### flow/design.v
module alu_v(wire_clock, wire_reset, enable_alu, m2, m3, m4, opCode, FR_in, FR_out, useCarry, flagToShifthAndRot, dec);
   input  wire         wire_clock;
   input  wire         wire_reset;
   input  wire         enable_alu;
   output reg  [15:0]  m2;
   input  wire [15:0]  m3;
   input  wire [15:0]  m4;
   input  wire [5:0]   opCode;
   input  wire [15:0]  FR_in;
   output reg  [15:0]  FR_out;
   input  wire         useCarry;
   input  wire [2:0]   flagToShifthAndRot;
   input  wire         dec;
   reg [15:0]  m2_next;
   reg [15:0]  FR_next;
   reg         m2_we;
   reg [31:0]  temp;
   reg [15:0]  m3c;
   wire        cin = useCarry & FR_out[11];
   always @* begin
      m2_next = m2;
      FR_next = FR_out;
      m2_we   = 1'b0;
      temp    = 32'h00000000;
      m3c     = 16'h0000;
      casez(opCode)
        6'b000110: begin
           FR_next = FR_in;
        end
        6'b100000: begin
           temp = {16'h0000, m3} + {16'h0000, m4} + {31'h0, cin};
           FR_next[11] = (temp > 32'h0000ffff);
           m2_next = temp[15:0];
           m2_we = 1'b1;
           FR_next[12] = (temp[15:0] == 16'h0000);
        end
        6'b100001: begin
           temp = {16'h0000, m3} - {16'h0000, m4} + {31'h0, cin};
           m3c = m3 + {15'h0000, cin};
           m2_we = 1'b1;
           if(m4 > m3c) begin
              FR_next[6] = 1'b1;
              m2_next = 16'h0000;
           end
           else begin
              FR_next[6] = 1'b0;
              m2_next = temp[15:0];
           end
           FR_next[12] = (temp[15:0] == 16'h0000);
        end
        6'b100010: begin
           temp = m3 * m4;
           m2_next = temp[15:0];
           m2_we = 1'b1;
           FR_next[10] = (temp > 32'h0000ffff);
           FR_next[12] = (temp[15:0] == 16'h0000);
        end
        6'b100011: begin
           m2_we = 1'b1;
           if(m4 == 16'h0000) begin
              FR_next[9] = 1'b1;
              m2_next = 16'h0000;
           end
           else begin
              FR_next[9] = 1'b0;
              m2_next = m3 / m4;
           end
           FR_next[12] = (m2_next == 16'h0000);
        end
        6'b100101: begin
           m2_we = 1'b1;
           if(m4 == 16'h0000) begin
              FR_next[9] = 1'b1;
              m2_next = 16'h0000;
           end
           else begin
              FR_next[9] = 1'b0;
              m2_next = m3 % m4;
           end
           FR_next[12] = (m2_next == 16'h0000);
        end
        6'b100100: begin
           m2_we = 1'b1;
           if(dec == 1'b0) begin
              m2_next = m3 + 16'h0001;
              FR_next[12] = 1'b0;
           end
           else begin
              m2_next = m3 - 16'h0001;
              FR_next[12] = (m2_next == 16'h0000);
           end
        end
        6'b010110: begin
           if(m3 == m4) FR_next[15:13] = 3'b001;
           if(m3 <  m4) FR_next[15:13] = 3'b010;
           if(m3 >  m4) FR_next[15:13] = 3'b100;
        end
        6'b010010: begin
           m2_next = m3 & m4;
           m2_we = 1'b1;
           if(m2_next == 16'h0000) FR_next[12] = 1'b1;
        end
        6'b010011: begin
           m2_next = m3 | m4;
           m2_we = 1'b1;
           if(m2_next == 16'h0000) FR_next[12] = 1'b1;
        end
        6'b010100: begin
           m2_next = m3 ^ m4;
           m2_we = 1'b1;
           if(m2_next == 16'h0000) FR_next[12] = 1'b1;
        end
        6'b010101: begin
           m2_next = ~m3;
           m2_we = 1'b1;
           if(m2_next == 16'h0000) FR_next[12] = 1'b1;
        end
        6'b010000: begin
           m2_we = 1'b1;
           casez(flagToShifthAndRot)
             3'b10?: m2_next = ((m3 << m4) & 16'hffff) | (m3 >> (16'h000f - m4));
             3'b11?: m2_next = ((m3 >> (16'h0010 - m4)) | (m3 << m4)) & 16'hffff;
             3'b00?: m2_next = m3 << m4;
             default: m2_next = m3 >> m4;
           endcase
        end
        default: begin
        end
      endcase
   end
   always @(posedge wire_clock) begin
      if(wire_reset) begin
         FR_out <= 16'h0000;
      end
      else if(enable_alu) begin
         FR_out <= FR_next;
         if(m2_we) m2 <= m2_next;
      end
   end
endmodule
module control_unit_v(wire_clock, wire_reset, bus_RAM_DATA_IN, bus_RAM_DATA_OUT, bus_RAM_ADDRESS, wire_RW, bus_keyboard, videoflag, bus_vga_pos, bus_vga_char, enable_alu, FR_in_at_control, FR_out_at_control, opcode, useCarry, flagToShifthAndRot, useDec, m2, m3, m4, data_debug, led);
   input  wire        wire_clock;
   input  wire        wire_reset;
   input  wire [15:0] bus_RAM_DATA_IN;
   output reg  [15:0] bus_RAM_DATA_OUT;
   output reg  [15:0] bus_RAM_ADDRESS;
   output reg         wire_RW;
   input  wire [7:0]  bus_keyboard;
   output reg         videoflag;
   output reg  [15:0] bus_vga_pos;
   output reg  [15:0] bus_vga_char;
   output reg         enable_alu;
   input  wire [15:0] FR_in_at_control;
   output reg  [15:0] FR_out_at_control;
   output reg  [5:0]  opcode;
   output reg         useCarry;
   output reg  [2:0]  flagToShifthAndRot;
   output reg         useDec;
   input  wire [15:0] m2;
   output reg  [15:0] m3;
   output reg  [15:0] m4;
   output wire [15:0] data_debug;
   output wire [15:0] led;
   reg [2:0]   stage;
   reg         processing_instruction;
   reg [15:0]  IR;
   reg [15:0]  PC;
   reg [15:0]  Rn [0:7];
   reg [15:0]  END;
   reg [15:0]  SP;
   assign led = 16'h0000;
   assign data_debug = 16'h0000;
   wire [2:0]  ra = IR[9:7];
   wire [2:0]  rb = IR[6:4];
   wire [2:0]  rc = IR[3:1];
   wire [15:0] FR = FR_in_at_control;
   reg cond;
   always @* begin
      case(IR[9:6])
        4'b0000: cond = 1'b1;
        4'b0001: cond = FR[13];
        4'b0010: cond = ~FR[13];
        4'b0011: cond = FR[12];
        4'b0100: cond = ~FR[12];
        4'b0101: cond = FR[11];
        4'b0110: cond = ~FR[11];
        4'b0111: cond = FR[15];
        4'b1000: cond = FR[14];
        4'b1001: cond = FR[15] | FR[13];
        4'b1010: cond = FR[14] | FR[13];
        4'b1011: cond = FR[10];
        4'b1100: cond = ~FR[10];
        4'b1101: cond = FR[6];
        4'b1110: cond = FR[9];
        default: cond = 1'b0;
      endcase
   end
   always @(posedge wire_clock) begin
      if(wire_reset) begin
         wire_RW <= 1'b0;
         PC <= 16'h0000;
         SP <= 16'h7ffc;
         videoflag <= 1'b0;
         enable_alu <= 1'b0;
         Rn[1] <= 16'h0121;
         Rn[3] <= 16'h0241;
         stage <= 3'd1;
         processing_instruction <= 1'b0;
      end
      else begin
         stage <= stage + 3'd1;
         enable_alu <= 1'b0;
         if(processing_instruction == 1'b0) begin
            case(stage)
              3'd1: begin
                 bus_RAM_ADDRESS <= PC;
              end
              3'd2: begin
                 processing_instruction <= 1'b1;
                 IR <= bus_RAM_DATA_IN;
                 PC <= PC + 16'h0001;
                 stage <= 3'd1;
              end
              default: ;
            endcase
         end
         else begin
            casez(IR)
              16'b110000??????????: begin
                 case(stage)
                   3'd1: bus_RAM_ADDRESS <= PC;
                   3'd2: END <= bus_RAM_DATA_IN;
                   3'd3: bus_RAM_ADDRESS <= END;
                   3'd4: begin
                      PC <= PC + 16'h0001;
                      Rn[ra] <= bus_RAM_DATA_IN;
                      processing_instruction <= 1'b0;
                      stage <= 3'd1;
                   end
                   default: ;
                 endcase
              end
              16'b110001??????????: begin
                 case(stage)
                   3'd1: bus_RAM_ADDRESS <= PC;
                   3'd2: END <= bus_RAM_DATA_IN;
                   3'd3: bus_RAM_ADDRESS <= END;
                   3'd4: begin
                      wire_RW <= 1'b1;
                      bus_RAM_DATA_OUT <= Rn[ra];
                   end
                   3'd5: begin
                      PC <= PC + 16'h0001;
                      wire_RW <= 1'b0;
                      processing_instruction <= 1'b0;
                      stage <= 3'd1;
                   end
                   default: ;
                 endcase
              end
              16'b111101??????????: begin
                 case(stage)
                   3'd1: bus_RAM_ADDRESS <= Rn[ra];
                   3'd2: begin
                      wire_RW <= 1'b1;
                      bus_RAM_DATA_OUT <= Rn[rb];
                   end
                   3'd3: begin
                      wire_RW <= 1'b0;
                      processing_instruction <= 1'b0;
                      stage <= 3'd1;
                   end
                   default: ;
                 endcase
              end
              16'b111100??????????: begin
                 case(stage)
                   3'd1: bus_RAM_ADDRESS <= Rn[rb];
                   3'd2: begin
                      Rn[ra] <= bus_RAM_DATA_IN;
                      processing_instruction <= 1'b0;
                      stage <= 3'd1;
                   end
                   default: ;
                 endcase
              end
              16'b111000??????????: begin
                 case(stage)
                   3'd1: bus_RAM_ADDRESS <= PC;
                   3'd2: begin
                      Rn[ra] <= bus_RAM_DATA_IN;
                      PC <= PC + 16'h0001;
                      processing_instruction <= 1'b0;
                      stage <= 3'd1;
                   end
                   default: ;
                 endcase
              end
              16'b110011??????????: begin
                 case(stage)
                   3'd1: begin
                      casez(IR[1:0])
                        2'b?0: Rn[ra] <= Rn[rb];
                        2'b01: Rn[ra] <= SP;
                        2'b11: SP <= Rn[ra];
                      endcase
                   end
                   3'd2: begin
                      processing_instruction <= 1'b0;
                      stage <= 3'd1;
                   end
                   default: ;
                 endcase
              end
              16'b110010??????????: begin
                 case(stage)
                   3'd1: begin
                      bus_vga_pos <= Rn[rb];
                      bus_vga_char <= Rn[ra];
                   end
                   3'd2: begin
                      if(bus_vga_char[11:8] == 4'h0)
                        bus_vga_char <= Rn[ra] + 16'h0f00;
                      else if(bus_vga_char[11:8] == 4'hf)
                        bus_vga_char <= Rn[ra] - 16'h0f00;
                   end
                   3'd3: videoflag <= 1'b1;
                   3'd4: videoflag <= 1'b0;
                   3'd5: begin
                      processing_instruction <= 1'b0;
                      stage <= 3'd1;
                   end
                   default: ;
                 endcase
              end
              16'b110101??????????: begin
                 case(stage)
                   3'd1: Rn[ra] <= {8'h00, bus_keyboard};
                   3'd2: begin
                      processing_instruction <= 1'b0;
                      stage <= 3'd1;
                   end
                   default: ;
                 endcase
              end
              16'b000101??????????: begin
                 case(stage)
                   3'd1: bus_RAM_ADDRESS <= SP;
                   3'd2: begin
                      wire_RW <= 1'b1;
                      if(IR[6] == 1'b0)
                        bus_RAM_DATA_OUT <= Rn[ra];
                      else
                        bus_RAM_DATA_OUT <= FR;
                   end
                   3'd3: begin
                      wire_RW <= 1'b0;
                      processing_instruction <= 1'b0;
                      stage <= 3'd1;
                      SP <= SP - 16'h0001;
                   end
                   default: ;
                 endcase
              end
              16'b000110??????????: begin
                 case(stage)
                   3'd1: SP <= SP + 16'h0001;
                   3'd2: bus_RAM_ADDRESS <= SP;
                   3'd3: begin
                      if(IR[6] == 1'b0) begin
                         Rn[ra] <= bus_RAM_DATA_IN;
                      end
                      else begin
                         FR_out_at_control <= bus_RAM_DATA_IN;
                         opcode <= IR[15:10];
                         enable_alu <= 1'b1;
                      end
                   end
                   3'd6: begin
                      processing_instruction <= 1'b0;
                      stage <= 3'd1;
                   end
                   default: ;
                 endcase
              end
              16'b000100??????????: begin
                 case(stage)
                   3'd1: SP <= SP + 16'h0001;
                   3'd2: bus_RAM_ADDRESS <= SP;
                   3'd3: PC <= bus_RAM_DATA_IN;
                   3'd4: begin
                      PC <= PC + 16'h0001;
                      processing_instruction <= 1'b0;
                      stage <= 3'd1;
                   end
                   default: ;
                 endcase
              end
              16'b100000??????????, 16'b100001??????????, 16'b100010??????????,
              16'b100011??????????, 16'b100101??????????, 16'b010010??????????,
              16'b010011??????????, 16'b010100??????????, 16'b010101??????????,
              16'b100100??????????, 16'b010110??????????, 16'b010000??????????: begin
                 case(stage)
                   3'd1: begin
                      opcode <= IR[15:10];
                      enable_alu <= 1'b1;
                      casez(IR[15:10])
                        6'b100100: begin
                           m3 <= Rn[ra];
                           useDec <= IR[6];
                        end
                        6'b010110: begin
                           m3 <= Rn[ra];
                           m4 <= Rn[rb];
                        end
                        6'b010101: begin
                           m3 <= Rn[rb];
                        end
                        6'b010000: begin
                           m3 <= Rn[ra];
                           m4 <= {12'h000, IR[3:0]};
                           flagToShifthAndRot <= IR[6:4];
                        end
                        6'b10000?: begin
                           m3 <= Rn[rb];
                           m4 <= Rn[rc];
                           useCarry <= IR[0];
                        end
                        default: begin
                           m3 <= Rn[rb];
                           m4 <= Rn[rc];
                        end
                      endcase
                   end
                   3'd6: begin
                      if(IR[15:10] == 6'b010110)
                        bus_vga_char <= FR;
                      else
                        Rn[ra] <= m2;
                      if(IR[15:10] == 6'b010100)
                        bus_vga_char <= m2;
                      processing_instruction <= 1'b0;
                      stage <= 3'd1;
                   end
                   default: ;
                 endcase
              end
              16'b000010??????????: begin
                 case(stage)
                   3'd1: bus_RAM_ADDRESS <= PC;
                   3'd2: if(cond) PC <= bus_RAM_DATA_IN - 16'h0001;
                   3'd3: PC <= PC + 16'h0001;
                   3'd4: begin
                      processing_instruction <= 1'b0;
                      stage <= 3'd1;
                   end
                   default: ;
                 endcase
              end
              16'b000011??????????: begin
                 case(stage)
                   3'd1: bus_RAM_ADDRESS <= SP;
                   3'd2: begin
                      wire_RW <= 1'b1;
                      bus_RAM_DATA_OUT <= PC;
                   end
                   3'd3: wire_RW <= 1'b0;
                   3'd4: bus_RAM_ADDRESS <= PC;
                   3'd5: begin
                      if(cond) begin
                         PC <= bus_RAM_DATA_IN - 16'h0001;
                         SP <= SP - 16'h0001;
                      end
                   end
                   3'd6: PC <= PC + 16'h0001;
                   3'd7: begin
                      processing_instruction <= 1'b0;
                      stage <= 3'd1;
                   end
                   default: ;
                 endcase
              end
              default: begin
                 wire_RW <= 1'b0;
                 processing_instruction <= 1'b0;
                 stage <= 3'd1;
              end
            endcase
         end
      end
   end
endmodule
module  cpu_v(wire_clock, wire_reset, bus_RAM_DATA_IN,bus_RAM_DATA_OUT,bus_RAM_ADDRESS,wire_RW, bus_keyboard, videoflag, bus_vga_pos, bus_vga_char,data_debug, led);
   input wire         wire_clock;
   input wire         wire_reset;
   input wire [15:0]  bus_RAM_DATA_IN;
   output wire [15:0]  bus_RAM_DATA_OUT;
   output wire [15:0]  bus_RAM_ADDRESS;
   output wire         wire_RW;
   input  wire [7:0]  bus_keyboard;
   output wire         videoflag;
   output wire [15:0]  bus_vga_pos;
   output wire [15:0]  bus_vga_char;
   output wire [15:0]  data_debug;
   output wire [15:0]  led;
   wire [15:0]         m2;
   wire [15:0]         m3;
   wire [15:0]         m4;
   wire                enable_alu;
   wire [5:0]          opCode;
   wire                useCarry;
   wire                useDec;
   wire [15:0]         FR_in_at_control;
   wire [15:0]         FR_out_at_control;
   wire [2:0]          flagToShifthAndRot;
   alu_v alu_v_dut(wire_clock,wire_reset,enable_alu,m2,m3,m4,opCode,FR_out_at_control,FR_in_at_control,useCarry,flagToShifthAndRot,useDec);
   control_unit_v control_v_dut(wire_clock, wire_reset, bus_RAM_DATA_IN,bus_RAM_DATA_OUT,bus_RAM_ADDRESS,wire_RW, bus_keyboard, videoflag, bus_vga_pos, bus_vga_char,enable_alu,FR_in_at_control,FR_out_at_control,opCode,useCarry,flagToShifthAndRot,useDec,m2,m3,m4,data_debug, led);
endmodule
### flow/run.sh
#!/bin/bash
# the make line also repeats each setting of config.mk as NAME=value (left out here)
make -C /OpenROAD-flow-scripts/flow DESIGN_CONFIG=/design/flow/config.mk WORK_HOME=/design/flow/orfs CLKGATE_MAP_FILE= finish
### flow/config.mk
export PLATFORM = sky130hd
export DESIGN_NAME = cpu_v
export DESIGN_NICKNAME = cpu_v
export VERILOG_FILES = /design/flow/design.v
export SDC_FILE = /design/flow/constraint.sdc
export NUM_CORES = 4
export LEC_CHECK = 0
export ABC_AREA = 1
export CAP_MARGIN = 20
export CORE_MARGIN = 2
export CORE_UTILIZATION = 66
export CTS_CLUSTER_DIAMETER = 297
export MAX_ROUTING_LAYER = met4
export SLEW_MARGIN = 20
### flow/constraint.sdc
create_clock -name core_clock -period 22.3 [get_ports {wire_clock}]
set_input_delay 4.4600 -clock core_clock [delete_from_list [all_inputs] [get_ports {wire_clock}]]
set_output_delay 4.4600 -clock core_clock [all_outputs]
set_load 0.01 [all_outputs]
==> results_slide.txt, run 1 <==
Implementation Results

Status
  – Status: did not finish
  – Last stage: 5_1_grt
  – Tool error: [ERROR GRT-0232] Routing congestion too high. Check the congestion heatmap in the GUI.

Synth
  – Cells after synthesis: 6279
  – Post-synth seq share: a little under a quarter
  – Count leader, synth: nand2_1
  – Post-synthesis adder-cell area fraction: roughly a fifth
  – Yosys Instances: roughly 6300
  – Dominant kind of combinational cell: simple AND/OR/NAND/NOR gates
  – Ys async rst share: 0%
  – Top FF cell, synth: edfxtp_1
  – Area share, top type: 19.0%
  – Seq cells post-synth: around 360
  – Ao+oa area frac: between 10% and 20%
  – Mapped cell area: between 40000 and 50000 um^2
  – Xor+xnor area frac: 4.20%
  – Netlist cell types: 81
  – Yosys stat chip area: roughly 45000 um^2
  – Synth Area per Inst: just over 7 um^2
  – List of most frequent post-synthesis cells: nand2_1, inv_1, o21ai_0, a21oi_1, nor2_1
  – Top cells by area: edfxtp_1, nand2_1, ha_1
  – Ys Warns: 2
  – Post-synth EDFFs: ~280
  – Post-synth top area cell: edfxtp_1
  – Basic Gates by Area: around 23%
  – Multiplexer share: 0.291%

Floorplanning
  – Die H: 264 um
  – Die X: around 260 um
  – Total I/O pin count: 124
  – Die area: around 70000 um^2
  – Floorplan Utilization: ~67%
  – Row count: ~95
  – Core Box Area: around 67000 um^2

Clocking
  – Hold_buf cts: 0
  – CTS max path bufs: 3
  – Root Buffer Master: clkbuf_16
  – # clock sinks: 362
  – CTS Buf Count: 38
  – Maximum level of the CTS H-tree: 2

GRT
  – Global Route Usage Sum: 80.8%
  – Global route overflow: 413

Place
  – RD Place Congestion: roughly 1.1
  – Port buffer count: between 90 and 100
  – DPL Wire Length: 136 mm
## metrics by stage
step | hold slack (ns) | util [%] | cells | area, um^2 | setup WS, ns
CTS | 0.468 | 78.5 | 7720 | 52700 | 0.00631
floorplan | 0.422 | - | 6310 | 44800 | 0.0594
global placement | 0.450 | 75.0 | 7604 | 50300 | -0.493
detailed placement | 0.464 | 75.0 | 7604 | 50300 | -1.04
## what timing repair did
item                                    4_1_cts
cloned                                        2
endpoints found under the setup margin       17
pin swaps                                    69
setup buffers                                44
endpoints found under the hold margin         0
resized                                     162
## layer usage
metal,GRT usage [%],overflow
met2,94.8,221
met1,81.4,52
met5,-,-
met4,77.7,100
met3,63.4,40
==> run 2, diff against run 1 <==
Settings changed: ABC_AREA 1 to default, CORE_UTILIZATION 66 to 72, CTS_CLUSTER_DIAMETER 297 to 31, MAX_ROUTING_LAYER met4 to default.
Clock period 22.3 ns to 12.2 ns, I/O delays scaled along.
==> run 2 against run 1 <==
Against the previous run:
- the flow again stops in 5_1_grt
- die area fell by 9.7%
- synthesized cell count fell by 19%
- area after synthesis fell by 1.7%
==> results_slide.txt, run 2 <==
Implementation Results

Synth
  – Synth Area per Inst: 8.63 um^2 (+21%)
  – Yosys Instances: 5090 (-19%)
  – Area share, top type: 19.3% (+0.33 points)
  – Seq cells post-synth: 362 (unchanged)
  – Top FF cell, synth: edfxtp_1
  – Post-synth seq share: 22.9% (+0.39 points)
  – Post-synthesis adder-cell area fraction: 19.7% (+0.33 points)
  – Post-synth top area cell: edfxtp_1
  – Netlist cell types: 107 (+32%)
  – Basic Gates by Area: 17.6% (-5.2 points)
  – Xor+xnor area frac: 4.17% (-0.028 points)
  – Ys async rst share: 0% (unchanged)
  – Post-synth EDFFs: 282 (unchanged)
  – Count leader, synth: nand2_1
  – Ys Warns: 2 (unchanged)
  – Dominant kind of combinational cell: AND-OR/OR-AND gates
  – Top cells by area: edfxtp_1, ha_1, fa_1
  – Mapped cell area: 43900 um^2 (-1.7%)
  – List of most frequent post-synthesis cells: nand2_1, nor2_1, inv_1, ha_1, a21oi_1
  – Ao+oa area frac: 19.9% (+0.50 points)
  – Cells after synthesis: 5090 (-19%)
  – Multiplexer share: 9.06% (+8.8 points)
  – Yosys stat chip area: 43900 um^2 (-1.7%)

Place
  – DPL Wire Length: 141 mm (+3.7%)
  – Placed cell area: 50500 um^2 (+0.42%)
  – Port buffer count: 91 (unchanged)
  – RD Place Congestion: 1.13 (+2.1%)
  – DP Worst Slack: -12.75 ns (-11.71 ns)

Floorplanning
  – Die area: 63000 um^2 (-9.7%)
  – Floorplan Utilization: 72.7% (+6.1 points)
  – Die H: 251 um (-5.0%)
  – Core Box Area: 60400 um^2 (-10%)
  – Total I/O pin count: 124 (unchanged)
  – Row count: 90 (-5.3%)
  – Die X: 251 um (-5.0%)

Clocking
  – Maximum level of the CTS H-tree: 2 (unchanged)
  – # clock sinks: 362 (unchanged)
  – CTS max path bufs: 3 (unchanged)
  – Hold_buf cts: 0 (unchanged)
  – Root Buffer Master: clkbuf_16
  – CTS Buf Count: 54 (+42%)

GRT
  – Global Route Usage Sum: roughly 82%
  – Global route overflow: about 370

Status
  – Last stage: 5_1_grt
  – Status: did not finish
  – Tool error: [ERROR GRT-0116] Global routing finished with congestion. Check the congestion regions in the DRC Viewer.
run 2: what timing repair did:
| item | in CTS |
|---|---|
| gates resized | 212 |
| gates cloned | 5 |
| setup buffers | 82 |
| setup endpoints to repair | 17 |
| pin swaps | 141 |
run 2: through the flow:
step           hold WS, ns  instances  TNS [ns]  utilization [%]
4_1_cts              0.460       6540   -191.12             89.7
3_5_place_dp         0.480       6351   -213.42             83.6
3_3_place_gp         0.443       6351   -200.13             83.6
2_1_floorplan        0.422       5121   -197.15                -
run 2: per-layer routing:
layer,global-route usage (%),overflow
met3,70.0,14
met5,37.8,0
met2,96.4,167
met1,82.5,14
met4,80.8,171
==> run 3, diff against run 2 <==
Settings changed: CORE_UTILIZATION 72 to 68, CTS_CLUSTER_DIAMETER 31 to default.
Clock period 12.2 ns to 15.0 ns, I/O delays scaled along.
==> run 3 against run 2 <==
Against the previous run:
- die area up 5.8%
- the run again fails in 5_1_grt
- area after synthesis stayed put
- synthesized cell count unchanged
==> results_slide.txt, run 3 <==
Implementation Results

Status
  – Status: did not finish
  – Last stage: 5_1_grt
  – Tool error: [ERROR GRT-0232] Routing congestion too high. Check the congestion heatmap in the GUI.

Synth
  – Post-synthesis adder-cell area fraction: 19.7% (unchanged)
  – Yosys stat chip area: 43900 um^2 (unchanged)
  – Cells after synthesis: 5090 (unchanged)
  – Post-synth EDFFs: 282 (unchanged)
  – Post-synth top area cell: edfxtp_1
  – Yosys Instances: 5090 (unchanged)
  – Ys async rst share: 0% (unchanged)
  – Area share, top type: 19.3% (unchanged)
  – Basic Gates by Area: 17.6% (unchanged)
  – Post-synth seq share: 22.9% (unchanged)
  – List of most frequent post-synthesis cells: nand2_1, nor2_1, inv_1, ha_1, a21oi_1
  – Ao+oa area frac: 19.9% (unchanged)
  – Mapped cell area: 43900 um^2 (unchanged)
  – Top FF cell, synth: edfxtp_1
  – Multiplexer share: 9.06% (unchanged)
  – Xor+xnor area frac: 4.17% (unchanged)
  – Netlist cell types: 107 (unchanged)
  – Synth Area per Inst: 8.63 um^2 (unchanged)
  – Seq cells post-synth: 362 (unchanged)
  – Dominant kind of combinational cell: AND-OR/OR-AND gates
  – Ys Warns: 2 (unchanged)
  – Top cells by area: edfxtp_1, ha_1, fa_1
  – Count leader, synth: nand2_1

Floorplanning
  – Floorplan Utilization: 68.5% (-4.3 points)
  – Row count: 93 (+3.3%)
  – Core Box Area: 64100 um^2 (+6.2%)
  – Die area: 66600 um^2 (+5.8%)
  – Die H: 258 um (+2.9%)
  – Die X: 258 um (+2.9%)
  – Total I/O pin count: 124 (unchanged)

Clocking
  – Hold_buf cts: 0 (unchanged)
  – CTS max path bufs: 3 (unchanged)
  – Root Buffer Master: clkbuf_16
  – Maximum level of the CTS H-tree: 2 (unchanged)
  – # clock sinks: 362 (unchanged)
  – CTS Buf Count: 37 (-31%)

GRT
  – Global Route Usage Sum: about 70%
  – Global route overflow: 25

Place
  – DP Worst Slack: -9.98 ns (+2.78 ns)
  – Port buffer count: 91 (unchanged)
  – RD Place Congestion: 1.11 (-2.1%)
  – DPL Wire Length: 141 mm (-0.40%)
==> run 3: through the flow <==
stage,instances,instance area (um^2),power (uW),hold slack [ns]
floorplan,5121,44900,1940,0.422
global placement,6422,50600,2290,0.459
detailed placement,6422,50600,2330,0.486
CTS,6628,53900,3360,0.512
==> run 3: metal layers <==
metal / GRT overflow / GRT usage (%)
met1: 0 / 72.1
met2: 15 / 91.0
met3: 1 / 50.3
met4: 9 / 65.1
met5: 0 / 24.9
==> run 3: timing repair <==
| item | 4_1_cts |
|---|---|
| cloned | 2 |
| endpoints found under the setup margin | 17 |
| pin swaps | 167 |
| buffers inserted | 138 |
| gates resized | 211 |
==> run 4, diff against run 3 <==
Settings changed: ABC_AREA from default to 1, CTS_CLUSTER_DIAMETER from default to 37, GPL_TIMING_DRIVEN from default to 1, MAX_ROUTING_LAYER from default to met4, SETUP_SLACK_MARGIN from default to 3.65.
Clock period 15.0 ns to 25.6 ns, I/O delays scaled along.
==> run 4 against run 3 <==
Against the previous run:
- the run again fails in 5_1_grt
- synthesized cell count is 23% higher
- die area is 1.7% higher
- area after synthesis rose by 1.7%
==> results_slide.txt, run 4 <==
Implementation Results

Floorplanning
  – Core Box Area: 64700 um^2 (+0.91%)
  – Die H: 260 um (+0.84%)
  – Total I/O pin count: 124 (unchanged)
  – Die area: 67700 um^2 (+1.7%)
  – Row count: 93 (unchanged)
  – Floorplan Utilization: 69.0% (+0.55 points)
  – Die X: 260 um (+0.84%)

Synth
  – Cells after synthesis: 6279 (+23%)
  – Top FF cell, synth: edfxtp_1
  – List of most frequent post-synthesis cells: nand2_1, inv_1, o21ai_0, a21oi_1, nor2_1
  – Ao+oa area frac: 19.4% (-0.50 points)
  – Xor+xnor area frac: 4.20% (+0.028 points)
  – Top cells by area: edfxtp_1, nand2_1, ha_1
  – Post-synth seq share: 22.5% (-0.39 points)
  – Synth Area per Inst: 7.11 um^2 (-18%)
  – Seq cells post-synth: 362 (unchanged)
  – Basic Gates by Area: 22.8% (+5.2 points)
  – Netlist cell types: 81 (-24%)
  – Area share, top type: 19.0% (-0.33 points)
  – Ys async rst share: 0% (unchanged)
  – Post-synthesis adder-cell area fraction: 19.4% (-0.33 points)
  – Multiplexer share: 0.291% (-8.8 points)
  – Yosys stat chip area: 44700 um^2 (+1.7%)
  – Ys Warns: 2 (unchanged)
  – Post-synth top area cell: edfxtp_1
  – Mapped cell area: 44700 um^2 (+1.7%)
  – Dominant kind of combinational cell: simple AND/OR/NAND/NOR gates
  – Count leader, synth: nand2_1
  – Post-synth EDFFs: 282 (unchanged)
  – Yosys Instances: 6279 (+23%)

Status
  – Tool error: [ERROR GRT-0232] Routing congestion too high. Check the congestion heatmap in the GUI.
  – Last stage: 5_1_grt
  – Status: did not finish

Clocking
  – # clock sinks: 362 (unchanged)
  – Maximum level of the CTS H-tree: 2 (unchanged)
  – Root Buffer Master: clkbuf_16
  – CTS max path bufs: 3 (unchanged)
  – CTS Buf Count: 54 (+46%)

Place
  – RD Place Congestion: 1.14 (+2.6%)
  – DPL Wire Length: 129 mm (-8.6%)
  – Port buffer count: 91 (unchanged)

GRT
  – Global Route Usage Sum: 90.4%
  – Global route overflow: about 3000
[run 4: per-stage QoR]
step / setup slack (ns) / hold WS (ns) / area, um^2 / util, % / cells
3_3_place_gp: 0.600 / 0.449 / 46300 / 71.6 / 7069
4_1_cts: 3.43 / 0.465 / 51300 / 79.3 / 7344
2_1_floorplan: 3.65 / 0.422 / 44800 / - / 6310
3_5_place_dp: -0.291 / 0.457 / 46300 / 71.6 / 7069
[run 4: timing repair]
| item | 4_1_cts |
|---|---|
| buffers inserted | 169 |
| hold buffers | 0 |
| setup endpoints to repair | 17 |
| gates resized | 348 |
| cloned | 5 |
| pin swaps | 136 |
[run 4: layer usage]
metal  GRT overflow  track usage [%]
met2           1789              108
met5              -                -
met4            580             88.0
met3            292             74.0
met1            356             86.9
==> run 5, diff against run 4 <==
Settings changed: ABC_AREA 1 to default, CORE_UTILIZATION 68 to 58, CTS_CLUSTER_DIAMETER 37 to default, GPL_TIMING_DRIVEN 1 to default, MAX_ROUTING_LAYER met4 to default, SETUP_SLACK_MARGIN 3.65 to 4.88.
Clock period 25.6 ns to 25.9 ns, I/O delays scaled along.
==> run 5 against run 4 <==
Against the previous run:
- synthesized cell count decreased by 19%
- area after synthesis shrank 1.7%
- die area increased by 15%
- the run now finishes clean
==> results_slide.txt, run 5 <==
Run Summary

Synth
  – Netlist cell types: 107 (+32%)
  – Post-synth seq share: 22.9% (+0.39 points)
  – Ao+oa area frac: 19.9% (+0.50 points)
  – Seq cells post-synth: 362 (unchanged)
  – Area share, top type: 19.3% (+0.33 points)
  – Mapped cell area: 43900 um^2 (-1.7%)
  – Post-synthesis adder-cell area fraction: 19.7% (+0.33 points)
  – Yosys stat chip area: 43900 um^2 (-1.7%)
  – Post-synth EDFFs: 282 (unchanged)
  – Yosys Instances: 5090 (-19%)
  – Synth Area per Inst: 8.63 um^2 (+21%)
  – Top cells by area: edfxtp_1, ha_1, fa_1
  – Post-synth top area cell: edfxtp_1
  – Count leader, synth: nand2_1
  – Dominant kind of combinational cell: AND-OR/OR-AND gates
  – Top FF cell, synth: edfxtp_1
  – Multiplexer share: 9.06% (+8.8 points)
  – Basic Gates by Area: 17.6% (-5.2 points)
  – List of most frequent post-synthesis cells: nand2_1, nor2_1, inv_1, ha_1, a21oi_1
  – Ys Warns: 2 (unchanged)
  – Cells after synthesis: 5090 (-19%)
  – Xor+xnor area frac: 4.17% (-0.028 points)
  – Ys async rst share: 0% (unchanged)

Layout
  – Fillers: about 5700
  – Sequential Area: a little over 10000 um^2
  – Final Instance Area: slightly above 50000 um^2
  – # nets final: roughly 6000
  – Logic area: about 34000 um^2
  – Layout area overhead: 18.3%

Power
  – P_int: around 1200 uW
  – Clock share of power: 27.7%
  – Pwr Density: roughly 37 nW/um^2
  – Register share of total power: between 30 and 40%
  – Logic gate share of total power: between 30% and 40%
  – Leak: roughly 0.021 uW
  – Comb power: around 700 uW
  – Seq group: approximately 700 uW
  – Sw Ratio: a little under two fifths
  – P_sw: roughly 700 uW
  – Top power group: combinational logic
  – VDD IR max: between 60 and 70 uV
  – Clock-net power: approximately 530 uW

Place
  – DPL Wire Length: 130 mm (+1.2%)
  – Placed cell area: 47100 um^2 (+1.6%)
  – RD Place Congestion: 1.07 (-6.3%)
  – Port buffer count: 91 (unchanged)

Drt
  – M1 wire length: between 60 and 70 mm
  – Final wirelength: roughly 180 mm
  – Max layer used: met5
  – Vias/cell: 7.05
  – Detail Route Antenna Nets: 0
  – Initial drt markers: about 6400
  – Met3 routed WL: about 21 mm
  – DRT Pass-1 Iters: 12
  – WL met2: a little under 80 mm
  – Via Count: about 45000
  – # DRC: 0
  – Avg WL per Cell: between 20 and 30 um

Clocking
  – CTS Buf Count: 35 (-35%)
  – Clk ins delay skew pair: about 0.56 ns
  – Maximum level of the CTS H-tree: 2 (unchanged)
  – Root Buffer Master: clkbuf_16
  – # clock sinks: 362 (unchanged)
  – CTS tree: yes
  – CTS max path bufs: 3 (unchanged)
  – Clock transition at path regs: approximately 0.070 ns

Timing
  – Crit share post-route: between 90 and 100%
  – Fin. max-slew vios: 0
  – Slew Limit Headroom: between 20% and 30%
  – Final hold slack: 0.486 ns
  – RSZ-0062 raised after global routing: true
  – Fmax: approximately 0.04 GHz
  – Clock skew: roughly 0.023 ns
  – Hold Fails Final Rpt: 0
  – Transition time at the pin with the least slew margin: roughly 1.1 ns
  – Final min period: approximately 25 ns
  – Setup TNS: 0 ns
  – Final setup viols: 0

Worst setup path
  – CP Data Required Time: 26.29 ns
  – Worst Path Buf+Inv: 17
  – Crit. Startpoint: control_v_dut.m4[5]
  – Crit-path leading delay family: AND-OR/OR-AND gates
  – CP Max Fanout: 7
  – FF-to-FF setup slack: approximately 0.92 ns
  – Slowest cell on the critical path: or4_4
  – Critical path depth in cells: 117
  – Crit end category: flip-flop
  – Crit Path Category: flip-flop to flip-flop
  – CP Capture Point: alu_v_dut.m2[9]
  – R2R Path End: alu_v_dut.m2[9]
  – Critical R2R Launch: control_v_dut.m4[5]
  – Startpoint types: flip-flop
  – Crit path DAT: approximately 25 ns
  – R2R depth: around 120
  – Cell repeated most along the worst path: buf_4
  – Crit path largest cell delay: slightly above 0.6 ns

GRT
  – Global route overflow: 0
  – Initial antenna violation count: 5
  – Vias in the first global route: around 43000
  – First-pass GRT wire length: between 200 and 300 mm
  – Largest net degree at the start of global routing: roughly 57
  – Global Route Usage Sum: between 40% and 50%

Floorplanning
  – Total I/O pin count: 124 (unchanged)
  – Row count: 100 (+7.5%)
  – Floorplan Utilization: 58.8% (-10 points)
  – Die area: 77900 um^2 (+15%)
  – Die H: 279 um (+7.2%)
  – Die X: 279 um (+7.2%)
  – Core Box Area: 74700 um^2 (+15%)

Job
  – OpenROAD warning count: ~80
  – Max-cap violations: 0

Hold path
  – WHS Endpoint: control_v_dut.flagToShifthAndRot[1]
  – Worst min path class: flip-flop to flip-flop
  – Worst hold path stage count: 0
  – Hold Path Origin: control_v_dut.IR[5]

Status
  – Status: complete, no violations
run 5: what timing repair did:
action                                  CTS  global route
setup buffers                           149            83
endpoints found under the setup margin   17            17
pin swaps                               172           149
gates resized                           196           184
hold buffers                              0             0
gates cloned                              2             0
run 5: routing by layer:
metal	track usage, %	vias up
met5	0	-
met2	70.3	3375
met3	8.55	944
li1	-	19100
met4	35.4	4
met1	56.6	21400
run 5: per-stage QoR:
stage          utilization (%)  cells  setup slack [ns]  total power [uW]
2_1_floorplan                -   5121              1.84              1120
3_5_place_dp              63.0   6052            -0.266              1330
5_1_grt                   69.5   6351             0.285              1980
3_3_place_gp              63.0   6052            0.0135              1330
4_1_cts                   67.3   6267              1.95              1870
6_report                  69.5   6353             0.923              1910
run 5: area by class of cell:
class | count | area share (%)
multi-input cells | 4035 | 64.8
flip-flops and latches | 362 | 19.4
repair buffers | 533 | 8.42
inverters | 388 | 2.81
well taps | 969 | 2.33
clock buffers | 41 | 1.73
clock inverters | 23 | 0.496
diodes | 2 | 0.00964
==> run 6, diff against run 5 <==
Settings changed: ABC_AREA from default to 1, CAP_MARGIN 20 to 30, CORE_UTILIZATION 58 to 72, CTS_CLUSTER_DIAMETER from default to 396, CTS_CLUSTER_SIZE from default to 13, HOLD_SLACK_MARGIN from default to -0.09, PLACE_DENSITY_LB_ADDON from default to 0.25, SETUP_SLACK_MARGIN 4.88 to 3.72.
Clock period 25.9 ns to 14.8 ns, I/O delays scaled along.
==> run 6 against run 5 <==
Against the previous run:
- the flow now stops in 5_1_grt
- area after synthesis rose by 1.7%
- synthesized cell count grew 23%
- die area decreased by 18%
==> results_slide.txt, run 6 <==
Implementation Results

Status
  – Status: did not finish
  – Last stage: 5_1_grt
  – Tool error: [ERROR GRT-0232] Routing congestion too high. Check the congestion heatmap in the GUI.

Synth
  – Yosys Instances: 6279 (+23%)
  – Top cells by area: edfxtp_1, nand2_1, ha_1
  – Ao+oa area frac: 19.4% (-0.50 points)
  – Post-synth EDFFs: 282 (unchanged)
  – Top FF cell, synth: edfxtp_1
  – Post-synth top area cell: edfxtp_1
  – Basic Gates by Area: 22.8% (+5.2 points)
  – Area share, top type: 19.0% (-0.33 points)
  – Synth Area per Inst: 7.11 um^2 (-18%)
  – Mapped cell area: 44700 um^2 (+1.7%)
  – Multiplexer share: 0.291% (-8.8 points)
  – Yosys stat chip area: 44700 um^2 (+1.7%)
  – Seq cells post-synth: 362 (unchanged)
  – List of most frequent post-synthesis cells: nand2_1, inv_1, o21ai_0, a21oi_1, nor2_1
  – Post-synth seq share: 22.5% (-0.39 points)
  – Netlist cell types: 81 (-24%)
  – Xor+xnor area frac: 4.20% (+0.028 points)
  – Count leader, synth: nand2_1
  – Post-synthesis adder-cell area fraction: 19.4% (-0.33 points)
  – Dominant kind of combinational cell: simple AND/OR/NAND/NOR gates
  – Cells after synthesis: 6279 (+23%)
  – Ys Warns: 2 (unchanged)
  – Ys async rst share: 0% (unchanged)

Clocking
  – CTS max path bufs: 3 (unchanged)
  – Maximum level of the CTS H-tree: 1 (-1)
  – # clock sinks: 362 (unchanged)
  – Hold_buf cts: 0 (unchanged)
  – CTS Buf Count: 31 (-11%)
  – Root Buffer Master: clkbuf_16

Place
  – RD Place Congestion: 1.18 (+11%)
  – DPL Wire Length: 130 mm (about the same)
  – Port buffer count: 91 (unchanged)
  – DP Worst Slack: -7.75 ns (-7.48 ns)

Floorplanning
  – Die H: 253 um (-9.3%)
  – Floorplan Utilization: 72.6% (+14 points)
  – Core Box Area: 61500 um^2 (-18%)
  – Die area: 64000 um^2 (-18%)
  – Die X: 253 um (-9.3%)
  – Row count: 91 (-9.0%)
  – Total I/O pin count: 124 (unchanged)

GRT
  – Global Route Usage Sum: roughly nine tenths
  – Global route overflow: approximately 1300
-- run 6: what timing repair did --
item / CTS
buffers inserted: 73
gates cloned: 2
pin swaps: 82
gates resized: 154
endpoints found under the hold margin: 0
setup endpoints to repair: 17
-- run 6: per-layer routing --
metal | overflow | GRT usage [%]
met5 | 17 | 62.9
met2 | 725 | 102
met4 | 335 | 89.8
met1 | 123 | 87.1
met3 | 115 | 79.0
-- run 6: stage by stage --
| stage | std cells | hold WS, ns | power (uW) | cell area (um^2) |
|---|---|---|---|---|
| after floorplan | 6310 | 0.422 | 2120 | 45800 |
| after global placement | 7544 | 0.440 | 2540 | 51200 |
| after detailed placement | 7548 | 0.443 | 2600 | 51300 |
| after CTS | 7681 | 0.474 | 3400 | 53400 |
==> run 7, diff against run 6 <==
Settings changed: CAP_MARGIN 30 to 20, CTS_CLUSTER_DIAMETER 396 to 234, CTS_CLUSTER_SIZE 13 to default, HOLD_SLACK_MARGIN -0.09 to default, MAX_ROUTING_LAYER from default to met4, PLACE_DENSITY_LB_ADDON 0.25 to default, SETUP_SLACK_MARGIN 3.72 to 3.68.
Clock period 14.8 ns to 26.7 ns, I/O delays scaled along.
==> run 7 against run 6 <==
Against the previous run:
- the flow again stops in 5_1_grt
- die area unchanged
- synthesized cell count is the same
- area after synthesis is the same
==> results_slide.txt, run 7 <==
Implementation Results

Status
  – Status: did not finish
  – Last stage: 5_1_grt
  – Tool error: [ERROR GRT-0232] Routing congestion too high. Check the congestion heatmap in the GUI.

Synth
  – Ys async rst share: 0% (unchanged)
  – Yosys stat chip area: 44700 um^2 (unchanged)
  – Ys Warns: 2 (unchanged)
  – Post-synth EDFFs: 282 (unchanged)
  – Post-synth top area cell: edfxtp_1
  – Seq cells post-synth: 362 (unchanged)
  – Post-synth seq share: 22.5% (unchanged)
  – Multiplexer share: 0.291% (unchanged)
  – Count leader, synth: nand2_1
  – Xor+xnor area frac: 4.20% (unchanged)
  – Top cells by area: edfxtp_1, nand2_1, ha_1
  – Ao+oa area frac: 19.4% (unchanged)
  – Area share, top type: 19.0% (unchanged)
  – Cells after synthesis: 6279 (unchanged)
  – Top FF cell, synth: edfxtp_1
  – List of most frequent post-synthesis cells: nand2_1, inv_1, o21ai_0, a21oi_1, nor2_1
  – Synth Area per Inst: 7.11 um^2 (unchanged)
  – Mapped cell area: 44700 um^2 (unchanged)
  – Netlist cell types: 81 (unchanged)
  – Basic Gates by Area: 22.8% (unchanged)
  – Dominant kind of combinational cell: simple AND/OR/NAND/NOR gates
  – Post-synthesis adder-cell area fraction: 19.4% (unchanged)
  – Yosys Instances: 6279 (unchanged)

GRT
  – Global route overflow: approximately 180
  – Global Route Usage Sum: ~77%

Floorplanning
  – Floorplan Utilization: 72.6% (unchanged)
  – Core Box Area: 61500 um^2 (unchanged)
  – Total I/O pin count: 124 (unchanged)
  – Die H: 253 um (unchanged)
  – Row count: 91 (unchanged)
  – Die X: 253 um (unchanged)
  – Die area: 64000 um^2 (unchanged)

Place
  – Port buffer count: 91 (unchanged)
  – DPL Wire Length: 127 mm (-2.6%)
  – Placed cell area: 46200 um^2 (-9.9%)
  – RD Place Congestion: 1.20 (+1.4%)

Clocking
  – CTS max path bufs: 3 (unchanged)
  – # clock sinks: 362 (unchanged)
  – Maximum level of the CTS H-tree: 2 (+1)
  – CTS Buf Count: 38 (+23%)
  – Root Buffer Master: clkbuf_16
## run 7: metrics by stage
stage	worst slack, ns	power [uW]	instances	setup TNS (ns)
floorplan	3.94	1170	6310	0
global placement	0.735	1390	6997	0
detailed placement	-0.00558	1410	6997	-0.00558
CTS	3.68	1960	7112	0
## run 7: routing by layer
layer  GRT overflow  track usage [%]
met5              -                -
met3             13             55.7
met4             39             72.7
met2            111             93.2
met1             13             77.6
## run 7: repair_timing
| action | CTS |
|---|---|
| pin swaps | 51 |
| hold buffers | 0 |
| endpoints found under the setup margin | 17 |
| resized | 178 |
| buffers inserted | 41 |
| cloned | 4 |
==> run 8, diff against run 7 <==
Settings changed: ABC_AREA 1 to default, CORE_ASPECT_RATIO from default to 0.88, CTS_CLUSTER_DIAMETER 234 to 28, CTS_CLUSTER_SIZE from default to 35, MAX_ROUTING_LAYER met4 to default, PLACE_DENSITY_LB_ADDON from default to 0.25, SETUP_SLACK_MARGIN 3.68 to 4.63.
Clock period 26.7 ns to 15.9 ns, I/O delays scaled along.
==> run 8 against run 7 <==
Against the previous run:
- the run again fails in 5_1_grt
- area after synthesis shrank 1.7%
- synthesized cell count decreased by 19%
- die area fell by 1.7%
==> results_slide.txt, run 8 <==
Implementation Results

Place
  – DP Worst Slack: -8.96 ns (-8.95 ns)
  – Placed cell area: 50400 um^2 (+9.1%)
  – DPL Wire Length: 139 mm (+9.7%)
  – Port buffer count: 91 (unchanged)
  – RD Place Congestion: 1.15 (-4.0%)

Synth
  – Mapped cell area: 43900 um^2 (-1.7%)
  – Post-synthesis adder-cell area fraction: 19.7% (+0.33 points)
  – Ys async rst share: 0% (unchanged)
  – Seq cells post-synth: 362 (unchanged)
  – Post-synth EDFFs: 282 (unchanged)
  – Count leader, synth: nand2_1
  – Multiplexer share: 9.06% (+8.8 points)
  – Yosys Instances: 5090 (-19%)
  – Yosys stat chip area: 43900 um^2 (-1.7%)
  – Area share, top type: 19.3% (+0.33 points)
  – Top FF cell, synth: edfxtp_1
  – Xor+xnor area frac: 4.17% (-0.028 points)
  – Basic Gates by Area: 17.6% (-5.2 points)
  – Cells after synthesis: 5090 (-19%)
  – Post-synth seq share: 22.9% (+0.39 points)
  – Post-synth top area cell: edfxtp_1
  – Netlist cell types: 107 (+32%)
  – Synth Area per Inst: 8.63 um^2 (+21%)
  – List of most frequent post-synthesis cells: nand2_1, nor2_1, inv_1, ha_1, a21oi_1
  – Top cells by area: edfxtp_1, ha_1, fa_1
  – Ys Warns: 2 (unchanged)
  – Ao+oa area frac: 19.9% (+0.50 points)
  – Dominant kind of combinational cell: AND-OR/OR-AND gates

Status
  – Tool error: [ERROR GRT-0116] Global routing finished with congestion. Check the congestion regions in the DRC Viewer.
  – Status: did not finish
  – Last stage: 5_1_grt

Floorplanning
  – Die H: 236 um (-6.9%)
  – Row count: 84 (-7.7%)
  – Die area: 63000 um^2 (-1.7%)
  – Die X: 267 um (+5.6%)
  – Total I/O pin count: 124 (unchanged)
  – Core Box Area: 60000 um^2 (-2.4%)
  – Floorplan Utilization: 73.2% (+0.52 points)

GRT
  – Global Route Usage Sum: between 80% and 90%
  – Global route overflow: approximately 690

Clocking
  – # clock sinks: 362 (unchanged)
  – CTS Buf Count: 58 (+53%)
  – Root Buffer Master: clkbuf_16
  – CTS max path bufs: 3 (unchanged)
  – Hold_buf cts: 0 (unchanged)
  – Maximum level of the CTS H-tree: 2 (unchanged)
==> run 8: metal layers <==
| layer | global-route usage, % | overflow |
|---|---|---|
| met5 | 59.4 | 7 |
| met4 | 82.7 | 237 |
| met3 | 79.7 | 84 |
| met2 | 96.5 | 286 |
| met1 | 88.7 | 79 |
==> run 8: what timing repair did <==
item / CTS
endpoints found under the setup margin: 17
hold endpoints to repair: 0
gates resized: 105
buffers inserted: 46
gates cloned: 3
pin swaps: 85
==> run 8: stage by stage <==
| step | util [%] | setup TNS (ns) | std cells |
|---|---|---|---|
| after floorplan | - | -134.25 | 5121 |
| after global placement | 83.9 | -134.26 | 6358 |
| after detailed placement | 83.9 | -149.81 | 6358 |
| after CTS | 88.7 | -132.05 | 6517 |
==> run 9, diff against run 8 <==
Settings changed: ABC_AREA from default to 1, CORE_ASPECT_RATIO 0.88 to default, CORE_UTILIZATION 72 to 58, CTS_CLUSTER_DIAMETER 28 to default, CTS_CLUSTER_SIZE 35 to default, PLACE_DENSITY_LB_ADDON 0.25 to default, SETUP_SLACK_MARGIN 4.63 to default.
Clock period 15.9 ns to 21.6 ns, I/O delays scaled along.
==> run 9 against run 8 <==
Against the previous run:
- now fails the layout checks on setup timing
- synthesized cell count is 23% higher
- area after synthesis is 1.7% higher
- die area is 26% higher
==> results_slide.txt, run 9 <==
Run Summary

Place
  – DPL Wire Length: 133 mm (-4.3%)
  – DP Worst Slack: -1.74 ns (+7.21 ns)
  – RD Place Congestion: 1.08 (-6.0%)
  – Port buffer count: 91 (unchanged)

Worst setup path
  – Slowest cell on the critical path: nand3_1
  – Crit path DAT: 27.22 ns
  – Worst Path Buf+Inv: 26
  – R2R depth: 178
  – Critical path depth in cells: ~180
  – Critical R2R Launch: control_v_dut.m4[0]
  – CP Capture Point: alu_v_dut.FR_out[12]
  – Cell repeated most along the worst path: nand2_1
  – Crit Path Category: flip-flop to flip-flop
  – FF-to-FF setup slack: -5.11 ns
  – Crit end category: flip-flop
  – CP Data Required Time: between 20 and 25 ns
  – Crit-path leading delay family: simple AND/OR/NAND/NOR gates
  – R2R Path End: alu_v_dut.FR_out[12]
  – Crit path largest cell delay: approximately 0.65 ns
  – Startpoint types: flip-flop
  – Crit. Startpoint: control_v_dut.m4[0]
  – CP Max Fanout: 8

Synth
  – Synth Area per Inst: 7.11 um^2 (-18%)
  – Ys async rst share: 0% (unchanged)
  – Post-synth EDFFs: 282 (unchanged)
  – Cells after synthesis: 6279 (+23%)
  – Yosys Instances: 6279 (+23%)
  – Post-synthesis adder-cell area fraction: 19.4% (-0.33 points)
  – Xor+xnor area frac: 4.20% (+0.028 points)
  – Basic Gates by Area: 22.8% (+5.2 points)
  – Seq cells post-synth: 362 (unchanged)
  – Area share, top type: 19.0% (-0.33 points)
  – Netlist cell types: 81 (-24%)
  – Post-synth top area cell: edfxtp_1
  – Yosys stat chip area: 44700 um^2 (+1.7%)
  – Ao+oa area frac: 19.4% (-0.50 points)
  – Top cells by area: edfxtp_1, nand2_1, ha_1
  – Count leader, synth: nand2_1
  – Post-synth seq share: 22.5% (-0.39 points)
  – List of most frequent post-synthesis cells: nand2_1, inv_1, o21ai_0, a21oi_1, nor2_1
  – Dominant kind of combinational cell: simple AND/OR/NAND/NOR gates
  – Multiplexer share: 0.291% (-8.8 points)
  – Top FF cell, synth: edfxtp_1
  – Ys Warns: 2 (unchanged)
  – Mapped cell area: 44700 um^2 (+1.7%)

Hold path
  – Hold Path Origin: control_v_dut.videoflag
  – Worst min path class: flip-flop to flip-flop
  – Worst hold path stage count: 2
  – WHS Endpoint: control_v_dut.videoflag

Floorplanning
  – Floorplan Utilization: 58.7% (-14 points)
  – Row count: 101 (+20%)
  – Total I/O pin count: 124 (unchanged)
  – Die X: 281 um (+5.3%)
  – Die area: 79200 um^2 (+26%)
  – Die H: 281 um (+19%)
  – Core Box Area: 76100 um^2 (+27%)

Layout
  – Layout area overhead: 26.7%
  – # nets final: about 7600
  – Utilization after layout: around 74%

Clocking
  – # clock sinks: 362 (unchanged)
  – CTS max path bufs: 3 (unchanged)
  – Maximum level of the CTS H-tree: 2 (unchanged)
  – Clock transition at path regs: about 0.070 ns
  – Root Buffer Master: clkbuf_16
  – Hold_buf cts: 0 (unchanged)
  – Clk ins delay skew pair: roughly 0.59 ns
  – CTS Buf Count: 38 (-34%)
  – CTS tree: yes

Drt
  – Initial drt markers: approximately 7600
  – Final wirelength: between 200 and 250 mm
  – Vias/cell: 6.56
  – Via Count: 52700
  – Avg WL per Cell: between 20 and 30 um
  – DRT Pass-1 Iters: 15
  – Detail Route Antenna Nets: 0
  – # DRC: 0

Power
  – Clock-net power: 712 uW
  – VDD IR max: slightly below 100 uV
  – P_int: 1540 uW
  – Top power group: combinational logic
  – Logic gate share of total power: 39.4%
  – Seq group: approximately 850 uW
  – Comb power: about 1000 uW
  – Sw Ratio: approximately 40%
  – Register share of total power: 33.0%
  – P_sw: 1030 uW
  – Leak: between 0.02 and 0.03 uW
  – Clock share of power: between 20% and 30%
  – Pwr Density: about 46 nW/um^2

GRT
  – Met2 Use GR: approximately 73%
  – GR Layer Usage met1: 55.5%
  – First-pass GRT wire length: between 200 and 300 mm
  – Global Route Usage Sum: 46.1%
  – Vias in the first global route: about 48000
  – GR peak layer: met2
  – Initial antenna violation count: 10
  – Largest net degree at the start of global routing: 94
  – Met3 usage: under 10%
  – Global route overflow: 0

Timing
  – Hold Fails Final Rpt: 0
  – Crit share post-route: 124%
  – Slew Limit Headroom: between 10% and 20%
  – Final min period: ~27 ns
  – Setup TNS: -80.58 ns
  – Clock skew: about 0.037 ns
  – PnR worst setup slack: -5.11 ns
  – Fin. max-slew vios: 0
  – Final setup viols: 17
  – Fmax: between 0.03 and 0.04 GHz
  – Transition time at the pin with the least slew margin: 1.20 ns
  – RSZ-0062 raised after global routing: true

Job
  – OpenROAD warning count: a little over 80
  – Max-cap violations: 0

Status
  – SO Viols: setup timing
  – Status: finished with violations
[run 9: metal layers]
metal | up-vias | part of all wire [%] | wire (um)
li1 | 22300 | - | -
met1 | 24200 | 33 | 69500
met2 | 4532 | 42 | 87600
met3 | 1654 | 14 | 29500
met4 | 28 | 11 | 23100
met5 | - | 0.46 | 972
[run 9: layout make-up]
type	count	area (um^2)
Antenna cell	9	22.5
Clock buffer	49	1020
Clock inverter	20	303
Fill cell	5546	19500
Inverter	982	3740
Multi-Input combinational cell	4661	32800
Sequential cell	362	10100
Tap cell	1030	1290
Timing Repair Buffer	916	7280
Timing Repair inverter	1	7.51
[run 9: repair_timing]
item                                    4_1_cts  5_1_grt
pin swaps                                   153      288
endpoints found under the setup margin       17       17
gates cloned                                  1        0
buffers inserted                            111       56
gates resized                               303      383
[run 9: through the flow]
step	total power, uW	instance area, um^2	std cells	hold slack [ns]
finish	2580	56600	8030	0.464
detailed placement	1790	50800	7788	0.457
global route	2670	56600	8026	0.496
CTS	2510	54400	7969	0.466
floorplan	1440	44900	6310	0.422
global placement	1770	50800	7788	0.451
==> run 10, diff against run 9 <==
Settings changed: CORE_UTILIZATION 58 to 72, CTS_CLUSTER_DIAMETER from default to 300, MAX_ROUTING_LAYER from default to met4, SETUP_SLACK_MARGIN from default to 4.23.
Clock period 21.6 ns to 28.3 ns, I/O delays scaled along.
==> run 10 against run 9 <==
Against the previous run:
- the flow now stops in 5_1_grt
- die area fell by 19%
- area after synthesis did not move
- synthesized cell count unchanged
==> results_slide.txt, run 10 <==
Implementation Results

Status
  – Status: did not finish
  – Last stage: 5_1_grt
  – Tool error: [ERROR GRT-0232] Routing congestion too high. Check the congestion heatmap in the GUI.

Place
  – Placed cell area: 46100 um^2 (-9.2%)
  – DPL Wire Length: 126 mm (-5.1%)
  – RD Place Congestion: 1.17 (+7.7%)
  – Port buffer count: 91 (unchanged)

Synth
  – Seq cells post-synth: 362 (unchanged)
  – Basic Gates by Area: 22.8% (unchanged)
  – Post-synthesis adder-cell area fraction: 19.4% (unchanged)
  – Top FF cell, synth: edfxtp_1
  – Ao+oa area frac: 19.4% (unchanged)
  – Yosys stat chip area: 44700 um^2 (unchanged)
  – Post-synth EDFFs: 282 (unchanged)
  – Yosys Instances: 6279 (unchanged)
  – Ys async rst share: 0% (unchanged)
  – Xor+xnor area frac: 4.20% (unchanged)
  – Post-synth seq share: 22.5% (unchanged)
  – Top cells by area: edfxtp_1, nand2_1, ha_1
  – Multiplexer share: 0.291% (unchanged)
  – Area share, top type: 19.0% (unchanged)
  – Mapped cell area: 44700 um^2 (unchanged)
  – Dominant kind of combinational cell: simple AND/OR/NAND/NOR gates
  – List of most frequent post-synthesis cells: nand2_1, inv_1, o21ai_0, a21oi_1, nor2_1
  – Cells after synthesis: 6279 (unchanged)
  – Count leader, synth: nand2_1
  – Ys Warns: 2 (unchanged)
  – Synth Area per Inst: 7.11 um^2 (unchanged)
  – Netlist cell types: 81 (unchanged)
  – Post-synth top area cell: edfxtp_1

GRT
  – Global Route Usage Sum: 73.1%
  – Global route overflow: 14

Clocking
  – Root Buffer Master: clkbuf_16
  – # clock sinks: 362 (unchanged)
  – Hold_buf cts: 0 (unchanged)
  – CTS max path bufs: 3 (unchanged)
  – CTS Buf Count: 39 (+2.6%)
  – Maximum level of the CTS H-tree: 2 (unchanged)

Floorplanning
  – Die area: 64000 um^2 (-19%)
  – Total I/O pin count: 124 (unchanged)
  – Floorplan Utilization: 72.6% (+14 points)
  – Die X: 253 um (-10%)
  – Row count: 91 (-9.9%)
  – Core Box Area: 61500 um^2 (-19%)
  – Die H: 253 um (-10%)
run 10: what timing repair did:
action / in CTS
buffers inserted: 42
hold endpoints to repair: 0
setup endpoints to repair: 17
gates resized: 110
gates cloned: 5
pin swaps: 32
run 10: per-layer routing:
layer | GRT overflow | GRT usage, %
met1 | 2 | 75.1
met2 | 4 | 90.5
met3 | 2 | 50.9
met4 | 6 | 67.4
met5 | - | -
run 10: metrics by stage:
stage	total power, uW	hold WS (ns)	cells	setup slack (ns)
after floorplan	1100	0.422	6310	5.54
after global placement	1310	0.450	6989	1.06
after detailed placement	1340	0.465	6990	0.546
after CTS	1860	0.473	7108	4.24
==> run 11, diff against run 10 <==
Settings changed: CAP_MARGIN 20 to 40, CELL_PAD_IN_SITES_DETAIL_PLACEMENT from default to 1, CELL_PAD_IN_SITES_GLOBAL_PLACEMENT from default to 1, CORE_UTILIZATION 72 to 65, CTS_CLUSTER_DIAMETER 300 to 356, GPL_TIMING_DRIVEN from default to 0, HOLD_SLACK_MARGIN from default to 0.12, MAX_ROUTING_LAYER met4 to default, SETUP_SLACK_MARGIN 4.23 to 5.0, TNS_END_PERCENT from default to 60.
Clock period 28.3 ns to 35.9 ns, I/O delays scaled along.
==> run 11 against run 10 <==
Against the previous run:
- the flow stops in 3_1_place_gp_skip_io
- synthesized cell count did not move
- area after synthesis did not move
- die area rose by 11%
==> results_slide.txt, run 11 <==
Implementation Results

Synth
  – Post-synth seq share: 22.5% (unchanged)
  – Count leader, synth: nand2_1
  – Ao+oa area frac: 19.4% (unchanged)
  – Xor+xnor area frac: 4.20% (unchanged)
  – Synth Area per Inst: 7.11 um^2 (unchanged)
  – Area share, top type: 19.0% (unchanged)
  – Basic Gates by Area: 22.8% (unchanged)
  – List of most frequent post-synthesis cells: nand2_1, inv_1, o21ai_0, a21oi_1, nor2_1
  – Post-synth EDFFs: 282 (unchanged)
  – Ys async rst share: 0% (unchanged)
  – Yosys stat chip area: 44700 um^2 (unchanged)
  – Top FF cell, synth: edfxtp_1
  – Ys Warns: 2 (unchanged)
  – Multiplexer share: 0.291% (unchanged)
  – Post-synth top area cell: edfxtp_1
  – Netlist cell types: 81 (unchanged)
  – Post-synthesis adder-cell area fraction: 19.4% (unchanged)
  – Cells after synthesis: 6279 (unchanged)
  – Top cells by area: edfxtp_1, nand2_1, ha_1
  – Seq cells post-synth: 362 (unchanged)
  – Mapped cell area: 44700 um^2 (unchanged)
  – Dominant kind of combinational cell: simple AND/OR/NAND/NOR gates
  – Yosys Instances: 6279 (unchanged)

Floorplanning
  – Floorplan Utilization: 65.3% (-7.3 points)
  – Die X: 266 um (+5.2%)
  – Core Box Area: 68300 um^2 (+11%)
  – Die area: 70800 um^2 (+11%)
  – Die H: 266 um (+5.2%)
  – Row count: 96 (+5.5%)

Status
  – Last stage: 3_1_place_gp_skip_io
  – Status: did not finish
  – Tool error: [ERROR GPL-0301] Utilization 102.404 % exceeds 100%.
==> run 12, diff against run 11 <==
Settings changed: ABC_AREA 1 to default, CAP_MARGIN 40 to 20, CELL_PAD_IN_SITES_DETAIL_PLACEMENT 1 to default, CELL_PAD_IN_SITES_GLOBAL_PLACEMENT 1 to default, CORE_UTILIZATION 65 to 72, CTS_CLUSTER_DIAMETER 356 to 31, CTS_CLUSTER_SIZE from default to 36, GPL_TIMING_DRIVEN 0 to default, HOLD_SLACK_MARGIN 0.12 to -0.1, SETUP_SLACK_MARGIN 5.0 to 3.61, TNS_END_PERCENT 60 to default.
Clock period 35.9 ns to 12.2 ns, I/O delays scaled along.
==> run 12 against run 11 <==
Against the previous run:
- the flow stops in 5_1_grt
- die area is 11% lower
- synthesized cell count decreased by 19%
- area after synthesis fell by 1.7%
==> results_slide.txt, run 12 <==
Implementation Results

Place
  – Port buffer count: approximately 91
  – Placed Instances: between 6000 and 7000
  – DPL Wire Length: ~140 mm
  – RD Place Congestion: between 1 and 1.5
  – Placed cell area: slightly above 50000 um^2
  – DP Worst Slack: -12.75 ns

Clocking
  – Root Buffer Master: clkbuf_16
  – CTS max path bufs: 3
  – CTS Buf Count: between 50 and 60
  – Maximum level of the CTS H-tree: 2
  – # clock sinks: ~360
  – Hold_buf cts: 0

Synth
  – Cells after synthesis: 5090 (-19%)
  – Netlist cell types: 107 (+32%)
  – Dominant kind of combinational cell: AND-OR/OR-AND gates
  – Yosys Instances: 5090 (-19%)
  – Count leader, synth: nand2_1
  – Area share, top type: 19.3% (+0.33 points)
  – Post-synth top area cell: edfxtp_1
  – Ys Warns: 2 (unchanged)
  – Post-synth EDFFs: 282 (unchanged)
  – Ao+oa area frac: 19.9% (+0.50 points)
  – Mapped cell area: 43900 um^2 (-1.7%)
  – Synth Area per Inst: 8.63 um^2 (+21%)
  – Basic Gates by Area: 17.6% (-5.2 points)
  – Top cells by area: edfxtp_1, ha_1, fa_1
  – Ys async rst share: 0% (unchanged)
  – Yosys stat chip area: 43900 um^2 (-1.7%)
  – Xor+xnor area frac: 4.17% (-0.028 points)
  – Multiplexer share: 9.06% (+8.8 points)
  – Post-synthesis adder-cell area fraction: 19.7% (+0.33 points)
  – Seq cells post-synth: 362 (unchanged)
  – Post-synth seq share: 22.9% (+0.39 points)
  – List of most frequent post-synthesis cells: nand2_1, nor2_1, inv_1, ha_1, a21oi_1
  – Top FF cell, synth: edfxtp_1

GRT
  – Global Route Usage Sum: 82.1%
  – Global route overflow: between 400 and 500

Floorplanning
  – Die H: 251 um (-5.7%)
  – Row count: 90 (-6.3%)
  – Total I/O pin count: 124
  – Die X: 251 um (-5.7%)
  – Floorplan Utilization: 72.7% (+7.4 points)
  – Die area: 63000 um^2 (-11%)
  – Core Box Area: 60400 um^2 (-12%)

Status
  – Status: did not finish
  – Tool error: [ERROR GRT-0116] Global routing finished with congestion. Check the congestion regions in the DRC Viewer.
  – Last stage: 5_1_grt
run 12: through the flow:
step	hold WS [ns]	util [%]
CTS	0.464	89.4
floorplan	0.422	-
global placement	0.443	83.6
detailed placement	0.480	83.6
run 12: layer usage:
metal | overflow | GRT usage (%)
met1 | 24 | 82.3
met2 | 220 | 96.7
met3 | 21 | 68.9
met4 | 159 | 79.3
met5 | 2 | 48.6
run 12: what timing repair did:
action | CTS
hold endpoints to repair | 0
gates resized | 175
buffers inserted | 74
setup endpoints to repair | 17
cloned | 5
pin swaps | 107
No activity file was given, so power comes from the tool's default toggle rates.
